==> trial 19 <==
## hbridgecontroller
module hbridgecontroller(
input PCLK, 				 
input PRESERN, 				 
input PSEL, 				 
input PENABLE, 				 
output wire PREADY, 		 
output wire PSLVERR,		 
input PWRITE,				 
input [31:0] PADDR,			 
input wire [31:0] PWDATA,	 
output reg [31:0] PRDATA,	 
output reg motor1_pwm,
output reg motor2_pwm,
output reg [1:0] motor1_ctrl,
output reg [1:0] motor2_ctrl
); 
assign PSLVERR = 0;
assign PREADY = 1;
wire write_enable = (PENABLE && PWRITE && PSEL);
wire read_enable = (!PWRITE && PSEL); 
wire M1CTRL_WRITE = write_enable && (PADDR[15:0] == 16'h0000);
wire M1CTRL_READ = read_enable && (PADDR[15:0] == 16'h0000);
wire M2CTRL_WRITE = write_enable && (PADDR[15:0] == 16'h0004);
wire M2CTRL_READ = read_enable && (PADDR[15:0] == 16'h0004);
wire M1SPEED_WRITE = write_enable && (PADDR[15:0] == 16'h0008);
wire M1SPEED_READ = read_enable && (PADDR[15:0] == 16'h0008);
wire M2SPEED_WRITE = write_enable && (PADDR[15:0] == 16'h000c);
wire M2SPEED_READ = read_enable && (PADDR[15:0] == 16'h000c);
reg [31:0] counter;
parameter PWM_PERIOD = 200000;   
reg [31:0] M1_duty, M2_duty;
reg [31:0] M1_duty_v, M2_duty_v;
always @(posedge PCLK)
begin
    if (!PRESERN) counter = 0;
    else if (counter >= PWM_PERIOD) counter = 0;
    else counter = counter + 1;
    if (counter < M1_duty && M1_duty > (PWM_PERIOD >> 4)) motor1_pwm <= 1;
    else motor1_pwm <= 0;
    if (counter < M2_duty && M2_duty > (PWM_PERIOD >> 4)) motor2_pwm <= 1;
    else motor2_pwm <= 0;
end
always @(posedge PCLK)
begin
    M1_duty_v = M1_duty;
    M2_duty_v = M2_duty;
	if(!PRESERN)
	begin
        M1_duty_v = 0;
  ...
==> flow/config.mk <==
export PLATFORM = sky130hd
export DESIGN_NAME = hbridgecontroller
export DESIGN_NICKNAME = hbridgecontroller
export VERILOG_FILES = /design/flow/design.v
export SDC_FILE = /design/flow/constraint.sdc
export NUM_CORES = 4
export LEC_CHECK = 0
export ABC_AREA = 1
export CAP_MARGIN = 0
export CORE_MARGIN = 2
export CORE_UTILIZATION = 70
export CTS_CLUSTER_DIAMETER = 353
export CTS_CLUSTER_SIZE = 15
export HOLD_SLACK_MARGIN = 0.29
export PLACE_DENSITY_LB_ADDON = 0.04
export SETUP_SLACK_MARGIN = 1.8
export SLEW_MARGIN = 20
==> flow/constraint.sdc <==
create_clock -name core_clock -period 11.8 [get_ports {PCLK}]
set_input_delay 2.3600 -clock core_clock [delete_from_list [all_inputs] [get_ports {PCLK}]]
set_output_delay 2.3600 -clock core_clock [all_outputs]
set_load 0.01 [all_outputs]
run.sh (not shown) runs the stock make flow with config.mk's settings and CLKGATE_MAP_FILE=.
==> inputs of trial 46, as changes to trial 19 <==
==> flow/config.mk (replaced) <==
export PLATFORM = sky130hd
export DESIGN_NAME = hbridgecontroller
export DESIGN_NICKNAME = hbridgecontroller
export VERILOG_FILES = /design/flow/design.v
export SDC_FILE = /design/flow/constraint.sdc
export NUM_CORES = 4
export LEC_CHECK = 0
export CAP_MARGIN = 20
export CORE_MARGIN = 2
export CORE_UTILIZATION = 65
export CTS_CLUSTER_DIAMETER = 28
export SETUP_SLACK_MARGIN = 1.82
export SLEW_MARGIN = 20
==> flow/constraint.sdc (replaced) <==
create_clock -name core_clock -period 17.3 [get_ports {PCLK}]
set_input_delay 3.4600 -clock core_clock [delete_from_list [all_inputs] [get_ports {PCLK}]]
set_output_delay 3.4600 -clock core_clock [all_outputs]
set_load 0.01 [all_outputs]
==> comparison table <==
item                                                                           trial 19                trial 46
Run status                                                       stopped before the end          finished clean
Failing step                                                       clock tree synthesis                       -
Synthesized area per cell                                                    7.07 sq um              7.65 sq um
Post-DP Area                                                               0.0217 sq mm            0.0199 sq mm
Post-synthesis share of cell area spent on xor and xnor gates                    0.0395                  0.0597
Post-synthesis simple-gate area fraction                                          0.409                   0.242
Cell total after placement                                                        3,264                   2,820
Fp_density                                                                        0.716                   0.664
Unique cell types                                                                    82                     132
Most used standard cell by instance count after synthesis      sky130_fd_sc_hd__nand2_1  sky130_fd_sc_hd__inv_1
Worst slack at placement                                                       -2.86 ns               -0.397 ns
Chip area line of the yosys report                                         0.0175 sq mm            0.0174 sq mm
Placement Rows                                                                       57                      59

==> v6: inputs <==
Starting RTL as in the previous note.
Settings: LEC_CHECK=0, ABC_AREA=0, CAP_MARGIN=20, CORE_MARGIN=2, CORE_UTILIZATION=71, CTS_CLUSTER_SIZE=57, PLACE_DENSITY_LB_ADDON=0.0, SETUP_SLACK_MARGIN=4.62, SLEW_MARGIN=20; clock period 15.4 ns.
==> v25: changes against v6 <==
==> flow/config.mk (replaced) <==
export PLATFORM = sky130hd
export DESIGN_NAME = hbridgecontroller
export DESIGN_NICKNAME = hbridgecontroller
export VERILOG_FILES = /design/flow/design.v
export SDC_FILE = /design/flow/constraint.sdc
export NUM_CORES = 4
export LEC_CHECK = 0
export CAP_MARGIN = 20
export CORE_MARGIN = 2
export CORE_UTILIZATION = 17
export CTS_CLUSTER_SIZE = 69
export SLEW_MARGIN = 20
==> flow/constraint.sdc (replaced) <==
create_clock -name core_clock -period 30.0 [get_ports {PCLK}]
set_input_delay 6.0000 -clock core_clock [delete_from_list [all_inputs] [get_ports {PCLK}]]
set_output_delay 6.0000 -clock core_clock [all_outputs]
set_load 0.01 [all_outputs]
==> v10: changes against v6 <==
==> flow/config.mk (replaced) <==
export PLATFORM = sky130hd
export DESIGN_NAME = hbridgecontroller
export DESIGN_NICKNAME = hbridgecontroller
export VERILOG_FILES = /design/flow/design.v
export SDC_FILE = /design/flow/constraint.sdc
export NUM_CORES = 4
export LEC_CHECK = 0
export ABC_AREA = 1
export CAP_MARGIN = 20
export CORE_MARGIN = 2
export CORE_UTILIZATION = 68
export SLEW_MARGIN = 20
==> flow/constraint.sdc (replaced) <==
create_clock -name core_clock -period 21.2 [get_ports {PCLK}]
set_input_delay 4.2400 -clock core_clock [delete_from_list [all_inputs] [get_ports {PCLK}]]
set_output_delay 4.2400 -clock core_clock [all_outputs]
set_load 0.01 [all_outputs]
==> v18: changes against v6 <==
==> flow/config.mk (replaced) <==
export PLATFORM = sky130hd
export DESIGN_NAME = hbridgecontroller
export DESIGN_NICKNAME = hbridgecontroller
export VERILOG_FILES = /design/flow/design.v
export SDC_FILE = /design/flow/constraint.sdc
export NUM_CORES = 4
export LEC_CHECK = 0
export ABC_AREA = 1
export CAP_MARGIN = 20
export CORE_MARGIN = 2
export CORE_UTILIZATION = 71
export PLACE_DENSITY_LB_ADDON = 0.11
export SETUP_SLACK_MARGIN = 4.62
export SLEW_MARGIN = 20
==> notes <==
- In v25 the first-iteration DRC count is larger than in v10, by about 16%.
- In v10 the via count is smaller than in v25, by about 7%.
- v6 ended with an error in clock tree synthesis with DPL-0038. v18 died in global routing (GRT-0232). v25 went through all stages and came out clean. v10 ran to the end with no violations.
- Core utilization: v10 is higher than v25 (56 points).
- Setup slack: v10 is worse than v25 (3000 ps).
- Between v10 and v25, the lower worst hold slack is in v25 (gap 8.5 ps).
- Power: v25 is lower than v10 (about 30%).
- Between v25 and v10, the lower clock power is in v25 (gap about 26%, measured against v10).
- Between v10 and v25, the lower sequential power is in v25 (gap 42%, measured against v25).
- Between v10 and v25, the lower sequential share of layout area is in v25 (gap 0.92 points).
- Against v25, the combinational power of v10 is higher by 51%.
- In clock-buffer cell count, v10 and v25 do not differ.
==> figures <==
Outcome: v25 no timing/DRC/antenna violations; v10 no timing/DRC/antenna violations; v6 did not finish; v18 did not finish
Last stage reached: v25 -; v10 -; v6 clock tree synthesis; v18 global routing
Area of the multi-input gates: v25 13,800 um^2; v10 12,700 um^2; v6 -; v18 -
OpenROAD warning count: v25 53; v10 55; v6 -; v18 -
Worst IR drop on VDD: v25 36.7 uV; v10 101 uV; v6 -; v18 -
Net switching power figure: v25 0.237 mW; v10 0.358 mW; v6 -; v18 -
Post-Place Cell Area: v25 19,900 um^2; v10 18,500 um^2; v6 22,600 um^2; v18 19,500 um^2
Setup slack at placement: v25 5400 ps; v10 2090 ps; v6 -2190 ps; v18 -316 ps
Number of maximum-capacitance constraint violations: v25 0; v10 0; v6 -; v18 -
Layout-to-synthesis area ratio: v25 1.177x; v10 1.093x; v6 -; v18 -
Clock tree root driver cell: v25 clkbuf_16; v10 clkbuf_16; v6 -; v18 clkbuf_16
Total half-perimeter wirelength after legalization and detailed placement: v25 42.0 mm; v10 32.9 mm; v6 56.7 mm; v18 34.3 mm
Clock slew at reported path FFs: v25 70 ps; v10 60 ps; v6 -; v18 -
Total standard cell area after synthesis: v25 17,400 um^2; v10 17,500 um^2; v6 17,400 um^2; v18 17,500 um^2
Setup Viol. Count Final: v25 0; v10 0; v6 -; v18 -
Met1 Routed Length: v25 26.4 mm; v10 17.7 mm; v6 -; v18 -
Clk latency late pin: v25 470 ps; v10 440 ps; v6 -; v18 -
CP max stage cell: v25 a31oi_1; v10 nand3_4; v6 -; v18 -
Detailed-route wire length: v25 52.3 mm; v10 40.1 mm; v6 -; v18 -
Hold EP: v25 PRDATA[9]; v10 PRDATA[15]; v6 -; v18 -
Total buffers and inverters traversed by the critical path: v25 2; v10 4; v6 -; v18 -
Post-synthesis adder-cell area fraction: v25 17.4%; v10 16.9%; v6 17.4%; v18 16.9%
Number of placed instances with taps included: v25 3,700; v10 2,887; v6 3,168; v18 2,972
Fin. max-slew vios: v25 0; v10 0; v6 -; v18 -
Power figures rest on the tool's default switching activity, not on a simulated workload.
